Setup of build 2:
Design fft16, start of the top module:
module fft16 (
    input  wire              clk,
    input  wire              rst_n,
    input  wire              start,
    input  wire signed [8:0] din_i,
    input  wire signed [8:0] din_q,
    output wire              ready,
    output wire              dout_valid,
    output wire signed [8:0] dout_i,
    output wire signed [8:0] dout_q
);
clock: 5.86 ns
lec_check: 0
cap_margin: 20
core_margin: 2
core_utilization: 70
cts_cluster_diameter: 378
setup_slack_margin: -0.58
slew_margin: 20
run.sh (not shown) runs the stock make flow with config.mk's settings and CLKGATE_MAP_FILE=.
Build 2 ran in full, but the layout does not pass; the checks complain about max-capacitance violations, max-slew violations, negative setup slack.
Here is what was changed in the inputs of build 96 compared with build 2.
--- a/flow/config.mk
+++ b/flow/config.mk
@@ -8,6 +8,5 @@
 export CAP_MARGIN = 20
 export CORE_MARGIN = 2
-export CORE_UTILIZATION = 70
-export CTS_CLUSTER_DIAMETER = 378
-export SETUP_SLACK_MARGIN = -0.58
+export CORE_UTILIZATION = 40
+export SETUP_SLACK_MARGIN = -0.85
 export SLEW_MARGIN = 20
==> flow/constraint.sdc <==
create_clock -name core_clock -period 9.91 [get_ports {clk}]
set_input_delay 1.9820 -clock core_clock [delete_from_list [all_inputs] [get_ports {clk}]]
set_output_delay 1.9820 -clock core_clock [all_outputs]
set_load 0.01 [all_outputs]
--- outcome ---
- Every stage of build 96 finished as expected; the final checks, on the other hand, flagged negative setup slack, which means the layout fails.
- Build 96 vs. build 2: antenna diode count lost 2.
- The lower critical path depth came out of build 96.
- Final period utilization, build 96 and build 2: larger value in build 2
- On total count of max-transition violations in the final report, the lower figure sits with build 96, not build 2.
- Build 96 vs. build 2: total length of routed met2 wires went down by about 12%.
- NOTE die area build 2->build 96 increased by more than half
- Normalized max-slew margin: build 96 and build 2 compared, lower one is build 2
- From build 2 to build 96 the numbers moved as follows: via count of the routed design decreased by 14% relative to the old numbers, final clock skew decreased by 23 ps relative to the old numbers.
Modified inputs, build 6 compared to build 96
--- a/flow/config.mk
+++ b/flow/config.mk
@@ -8,5 +8,4 @@
 export CAP_MARGIN = 20
 export CORE_MARGIN = 2
-export CORE_UTILIZATION = 40
-export SETUP_SLACK_MARGIN = -0.85
+export CORE_UTILIZATION = 56
 export SLEW_MARGIN = 20
## What came out
- In the tables for build 6 and build 96, wire length of the first global-routing pass reads lower with build 96.
- Diff build 96 -> build 6 | sequential share of layout area | decrease of 0.73 points
- Clock tree buffer count of the final layout in build 6 is 3.1% higher than in build 96
- The final reports for build 6 and build 96 show final critical path time including I/O delays and setup lower in the former.
- Build 6 finished end to end and its layout was clean on timing, DRC and antenna.
- Build 6 vs. build 96: initial core utilization increased 16 points; highest clock frequency the design can meet increased 4.8 MHz; share of the core filled with cells increased 21 points.

---

Starting RTL as in the previous note.
export LEC_CHECK = 0
export CAP_MARGIN = 20
export CORE_MARGIN = 2
export CORE_UTILIZATION = 46
export CTS_CLUSTER_SIZE = 91
export SLEW_MARGIN = 15
create_clock -name core_clock -period 10.0 [get_ports {clk}]
Rerun with:
- CORE_UTILIZATION: 46 -> 30
- CTS_CLUSTER_SIZE: 91 -> unset
- SLEW_MARGIN: 15 -> 20
- clock period: 10.0 -> 14.4 ns (I/O delays scaled with it)
Outcome:
- The new run completed without violations
- design area decreases by 6.7%
- die size rises by 53%
- global-route usage is lower by 9.3 points
- final cell count climbs by 4.6%
- worst setup slack improved by 1700 ps
- hold slack gains 3.6 ps

---

## pepper
Starting RTL as in the previous note.
Settings: LEC_CHECK=0, ABC_AREA=0, CAP_MARGIN=20, CELL_PAD_IN_SITES_DETAIL_PLACEMENT=0, CORE_MARGIN=2, CORE_UTILIZATION=66, CTS_CLUSTER_DIAMETER=283, GPL_ROUTABILITY_DRIVEN=1, SETUP_SLACK_MARGIN=-0.55, SLEW_MARGIN=20; clock period 9.2 ns.
Although it ran to completion, pepper produced a layout that fails the final checks because of negative setup slack.
The inputs of fjord differ from those of pepper as listed below.
# pepper
export LEC_CHECK = 0
export ABC_AREA = 0
export CAP_MARGIN = 20
export CELL_PAD_IN_SITES_DETAIL_PLACEMENT = 0
export CORE_MARGIN = 2
export CORE_UTILIZATION = 66
export CTS_CLUSTER_DIAMETER = 283
export GPL_ROUTABILITY_DRIVEN = 1
export SETUP_SLACK_MARGIN = -0.55
export SLEW_MARGIN = 20
create_clock -name core_clock -period 9.2 [get_ports {clk}]
# fjord
export LEC_CHECK = 0
export ABC_AREA = 0
export CAP_MARGIN = 20
export CELL_PAD_IN_SITES_DETAIL_PLACEMENT = 0
export CORE_MARGIN = 2
export CORE_UTILIZATION = 72
export CTS_CLUSTER_DIAMETER = 283
export GPL_ROUTABILITY_DRIVEN = 1
export PLACE_DENSITY_LB_ADDON = 0.12
export SETUP_SLACK_MARGIN = 2.59
export SLEW_MARGIN = 20
create_clock -name core_clock -period 9.2 [get_ports {clk}]
--- outcome ---
Finished, but not clean: fjord, with max-capacitance violations, max-slew violations, negative setup slack. pepper → fjord: count of routing violations after the opening detailed-route iteration picked up an extra 110%, remaining max-slew budget at the tightest pin decreased 27 points, number of clock-tree buffers in the layout went up by 10%, post-layout utilization of the core moved up. Sum of routed wire length over all layers (higher): fjord. fjord vs pepper, period utilization went up by 12 points. fjord ended up with fewer standard cells than pepper.
For tundra, these inputs were changed with respect to fjord:
# fjord
export LEC_CHECK = 0
export ABC_AREA = 0
export CAP_MARGIN = 20
export CELL_PAD_IN_SITES_DETAIL_PLACEMENT = 0
export CORE_MARGIN = 2
export CORE_UTILIZATION = 72
export CTS_CLUSTER_DIAMETER = 283
export GPL_ROUTABILITY_DRIVEN = 1
export PLACE_DENSITY_LB_ADDON = 0.12
export SETUP_SLACK_MARGIN = 2.59
export SLEW_MARGIN = 20
create_clock -name core_clock -period 9.2 [get_ports {clk}]
# tundra
export LEC_CHECK = 0
export ABC_AREA = 0
export CAP_MARGIN = 20
export CELL_PAD_IN_SITES_DETAIL_PLACEMENT = 0
export CORE_MARGIN = 2
export CORE_UTILIZATION = 65
export GPL_ROUTABILITY_DRIVEN = 1
export SETUP_SLACK_MARGIN = -0.55
export SLEW_MARGIN = 20
create_clock -name core_clock -period 9.36 [get_ports {clk}]
==> comparison <==
Going from fjord to tundra, global placement routability congestion grows by 0.013.
fjord -> tundra: count of plain and timing-repair buffers in the layout decreased by a few percent
The runs compared here, tundra and fjord, all ended either early or with open violations.
The final report for fjord shows a completed flow and a layout that fails verification, specifically max-capacitance violations, max-slew violations, negative setup slack.
Met2 wirelength from detailed routing | tundra below fjord
Relative to tundra, the following input files were edited for cedar:
# tundra
export LEC_CHECK = 0
export ABC_AREA = 0
export CAP_MARGIN = 20
export CELL_PAD_IN_SITES_DETAIL_PLACEMENT = 0
export CORE_MARGIN = 2
export CORE_UTILIZATION = 65
export GPL_ROUTABILITY_DRIVEN = 1
export SETUP_SLACK_MARGIN = -0.55
export SLEW_MARGIN = 20
create_clock -name core_clock -period 9.36 [get_ports {clk}]
# cedar
export LEC_CHECK = 0
export ABC_AREA = 0
export CAP_MARGIN = 20
export CELL_PAD_IN_SITES_DETAIL_PLACEMENT = 0
export CORE_MARGIN = 2
export CORE_UTILIZATION = 71
export CTS_CLUSTER_SIZE = 42
export GPL_ROUTABILITY_DRIVEN = 1
export SETUP_SLACK_MARGIN = 0.88
export SLEW_MARGIN = 20
create_clock -name core_clock -period 9.36 [get_ports {clk}]
--- outcome ---
No crash in cedar: every stage finished, but the layout fails its final checks due to negative setup slack. Looking at uppermost layer routed, the met5 result is from cedar; the met4 one comes from tundra.
Here is what was changed in the inputs of garnet compared with cedar.
# cedar
export LEC_CHECK = 0
export ABC_AREA = 0
export CAP_MARGIN = 20
export CELL_PAD_IN_SITES_DETAIL_PLACEMENT = 0
export CORE_MARGIN = 2
export CORE_UTILIZATION = 71
export CTS_CLUSTER_SIZE = 42
export GPL_ROUTABILITY_DRIVEN = 1
export SETUP_SLACK_MARGIN = 0.88
export SLEW_MARGIN = 20
create_clock -name core_clock -period 9.36 [get_ports {clk}]
# garnet
export LEC_CHECK = 0
export CAP_MARGIN = 20
export CORE_MARGIN = 2
export CORE_UTILIZATION = 71
export SETUP_SLACK_MARGIN = -0.82
export SLEW_MARGIN = 20
create_clock -name core_clock -period 8.43 [get_ports {clk}]
Results
Placed standard-cell area (higher): garnet. Re logic depth of the worst path, buffers included: cedar and garnet aren't equal, and the higher value belongs to cedar. Every stage of garnet finished as expected; the final checks, on the other hand, flagged negative setup slack, which means the layout fails. cedar finished every stage; the final checks, however, were not passed, the failures being negative setup slack. garnet ended up with a lower wire length of the first global-routing pass than cedar did. cedar has higher routed length on met1 than garnet. The growth of design area from synthesis to finish of garnet is lower than that of cedar. Comparing garnet with cedar, the cell count came out essentially unchanged.
